// LearningMachine
module LearningMachine(input clk,rst, start, input [6:0] x1Data,x2Data, input [1:0] tData, output[1:0] signYin, output[13:0] w1,w2,b,Yin,output ReadEn, Ready);
Settings: LEC_CHECK=0, CAP_MARGIN=20, CORE_ASPECT_RATIO=1.38, CORE_MARGIN=9, CORE_UTILIZATION=40, CTS_CLUSTER_DIAMETER=371, CTS_CLUSTER_SIZE=99, SETUP_SLACK_MARGIN=-1.14, SLEW_MARGIN=20, TNS_END_PERCENT=5; clock period 12.0 ns.
run.sh (not shown) runs the stock make flow with config.mk's settings and CLKGATE_MAP_FILE=.
The starting point went through all stages and came out clean.
Next try:
--- a/flow/config.mk
+++ b/flow/config.mk
@@ -7,10 +7,10 @@
 export LEC_CHECK = 0
 export CAP_MARGIN = 20
-export CORE_ASPECT_RATIO = 1.38
+export CORE_ASPECT_RATIO = 0.5
 export CORE_MARGIN = 9
-export CORE_UTILIZATION = 40
+export CORE_UTILIZATION = 67
 export CTS_CLUSTER_DIAMETER = 371
 export CTS_CLUSTER_SIZE = 99
 export SETUP_SLACK_MARGIN = -1.14
 export SLEW_MARGIN = 20
-export TNS_END_PERCENT = 5
+export TNS_END_PERCENT = 20
Effect: Cell count went down by 9.5%. Combinational power is higher by about 4%. Worst setup slack degrades by 22 ps. Die area went down by 36%. Fmax barely changes. Wire length rose by 1.4%.
Next try:
==> flow/config.mk (replaced) <==
export PLATFORM = sky130hd
export DESIGN_NAME = LearningMachine
export DESIGN_NICKNAME = LearningMachine
export VERILOG_FILES = /design/flow/design.v
export SDC_FILE = /design/flow/constraint.sdc
export NUM_CORES = 4
export LEC_CHECK = 0
export CAP_MARGIN = 20
export CORE_MARGIN = 2
export CORE_UTILIZATION = 40
export GPL_ROUTABILITY_DRIVEN = 0
export MIN_ROUTING_LAYER = met2
export SLEW_MARGIN = 20
Outcome: The changed run finished but failed the layout checks on design-rule violations; hold slack hardly moves; flip-flop count is unchanged; clock power is about the same; final cell count rose by 9.3%; worst setup slack got worse by 150 ps; cell area rose by 1.3%; global-route usage rose by 2.9 points; via count rose by about 30%; area after synthesis is unchanged.
Next try:
==> flow/config.mk (replaced) <==
export PLATFORM = sky130hd
export DESIGN_NAME = LearningMachine
export DESIGN_NICKNAME = LearningMachine
export VERILOG_FILES = /design/flow/design.v
export SDC_FILE = /design/flow/constraint.sdc
export NUM_CORES = 4
export LEC_CHECK = 0
export CAP_MARGIN = 20
export CELL_PAD_IN_SITES_GLOBAL_PLACEMENT = 1
export CORE_ASPECT_RATIO = 0.67
export CORE_MARGIN = 9
export CORE_UTILIZATION = 21
export GPL_ROUTABILITY_DRIVEN = 1
export MAX_ROUTING_LAYER = met4
export MIN_ROUTING_LAYER = met1
export SLEW_MARGIN = 10
export TNS_END_PERCENT = 80
Outcome:
- The changed run went through all stages and came out clean
- design area climbs by 3.9%
- fmax climbs by 1.0%
- sequential power hardly moves
- clock power drops by about 1%
- wire length climbs by 13%
- worst setup slack is better by 95 ps
- first-iteration DRC count drops by 64%
- clock-buffer cell count climbs by 1
- total power barely changes
- global-route usage drops by 20 points
- critical path depth drops by 1

---

LearningMachine again, from the RTL that the note above started with.
make LEC_CHECK=0 ABC_AREA=1 CAP_MARGIN=20 CORE_MARGIN=2 CORE_UTILIZATION=70 CTS_CLUSTER_DIAMETER=52 CTS_CLUSTER_SIZE=30 PLACE_DENSITY=0.65 SETUP_SLACK_MARGIN=2.23 SLEW_MARGIN=20 finish   # period 8.42 ns
The first run stopped in global routing (5_1_grt).
Then changed:
ABC_AREA = unset   (was 1)
CAP_MARGIN = 5   (was 20)
CORE_UTILIZATION = 72   (was 70)
CTS_CLUSTER_SIZE = 31   (was 30)
SETUP_SLACK_MARGIN = 0.21   (was 2.23)
With this change the flow ran to the end with no violations; die size falls by 4.9%; area after synthesis falls by 2.3%; synthesized cell count shrinks by 18%.
Then changed:
CAP_MARGIN = 0   (was 5)
CORE_UTILIZATION = 40   (was 72)
CTS_CLUSTER_DIAMETER = unset   (was 52)
CTS_CLUSTER_SIZE = unset   (was 31)
MAX_ROUTING_LAYER = met4   (was unset)
PLACE_DENSITY = unset   (was 0.65)
SETUP_SLACK_MARGIN = unset   (was 0.21)
clock period = 12.0 ns   (was 8.42 ns; I/O delays follow)
Sequential cell count does not change.
Die size grows by well over a third.
Global-route usage shrinks by 17 points.
Count of clock-buffer cells in the layout stays the same.
Total power shrinks by a quarter to a third.
Then changed:
CAP_MARGIN = 20   (was 0)
CELL_PAD_IN_SITES_GLOBAL_PLACEMENT = 3   (was unset)
CORE_ASPECT_RATIO = 0.67   (was unset)
CORE_MARGIN = 9   (was 2)
CORE_UTILIZATION = 18   (was 40)
GPL_ROUTABILITY_DRIVEN = 1   (was unset)
MIN_ROUTING_LAYER = met1   (was unset)
SLEW_MARGIN = 10   (was 20)
TNS_END_PERCENT = 80   (was unset)
What happened: The changed run finished with timing, DRC and antenna clean. Utilization decreases by 25 points. Power increases by 3.3%. Global-route usage decreases by 10 points. Sequential share of layout area decreases by 1.0 points. Register-to-register slack gets worse by 0.31 ns.

---

wip/onyx:
Starting RTL as in the previous note.
export LEC_CHECK = 0
export ABC_AREA = 0
export CAP_MARGIN = 20
export CORE_MARGIN = 2
export CORE_UTILIZATION = 72
export CTS_CLUSTER_DIAMETER = 215
export CTS_CLUSTER_SIZE = 32
export PLACE_DENSITY_LB_ADDON = 0.14
export SETUP_SLACK_MARGIN = -0.21
export SLEW_MARGIN = 20
create_clock -name core_clock -period 7.66 [get_ports {clk}]
Run status, wip/onyx: aborted in global routing, error GRT-0232
[inputs] wip/xenon vs wip/onyx
- clearing CTS_CLUSTER_SIZE, which used to be 32
- clearing CTS_CLUSTER_DIAMETER, which used to be 215
- clearing ABC_AREA, which used to be 0
- clearing PLACE_DENSITY_LB_ADDON, which used to be 0.14
- clearing SETUP_SLACK_MARGIN, which used to be -0.21
- swapping 72 for 8 in CORE_UTILIZATION
- swapping 7.66 for 13.7 in the clock period (ns, I/O delays scaled along)
### Flow results
- Both conditions hold for wip/xenon: the flow ran to the end and the final layout passed the timing, design-rule and antenna checks.
- Per the comparison of wip/xenon with wip/onyx, proportion of synthesized chip area in sequential cells flat; post-detailed-placement half-perimeter wirelength up 23%; number of post-CTS setup repair buffers down 5; starting utilization of the core area down 66 points; number of rows created at floorplan up 82.
- Between wip/xenon and wip/onyx, it is wip/xenon whose core box area is higher, by about 800%.
Input-level comparison between wip/garnet and wip/xenon:
- CTS_CLUSTER_DIAMETER: unset -> 400
- CORE_UTILIZATION: 8 -> 72
- ABC_AREA: unset -> 1
- CTS_CLUSTER_SIZE: unset -> 100
- the clock period (ns, I/O delays scaled along): 13.7 -> 7.2
==> comparison <==
Seen in the log of wip/garnet: DPL-0038 during global routing, after which the run never completed.
wip/garnet gives more post-synthesis net count than wip/xenon did.
Changes observed in wip/garnet relative to wip/xenon: count of port buffers added during placement ~0 delta, adder and majority gate portion of the synthesized area fell 0.79 points.
Inputs modified between wip/garnet and wip/willow:
- removing CTS_CLUSTER_SIZE (formerly 100)
- changing CTS_CLUSTER_DIAMETER from 400 to 31
- changing CAP_MARGIN from 20 to 30
- setting PLACE_DENSITY to 0.35 for the first time
- changing the clock period (ns, I/O delays scaled along) from 7.2 to 7.0
==> results <==
Reported for wip/garnet and wip/willow, net count of the mapped netlist turned out identical to the last digit. Reported for wip/garnet and wip/willow, top-level port count turned out identical to the last digit. Re cell count after synthesis: no difference whatsoever between wip/garnet and wip/willow. wip/willow did not run to completion, as it errored out during clock tree synthesis. From wip/willow to wip/garnet, average cell area after synthesis did not move at all. On wip/willow: cell count after placement is 22 higher than what wip/garnet gave. HPWL after detailed placement: wip/willow > wip/garnet. Area of the chip came out exactly the same in wip/garnet and wip/willow. Comparing wip/willow against wip/garnet, there is no change at all in post-synthesis simple-gate area fraction. ~same final weighted congestion of routability-driven global placement in wip/garnet and wip/willow. Summary — instance area after placement, wip/willow relative to wip/garnet: higher, by about 3.6%.
No activity file was given, so power comes from the tool's default toggle rates.
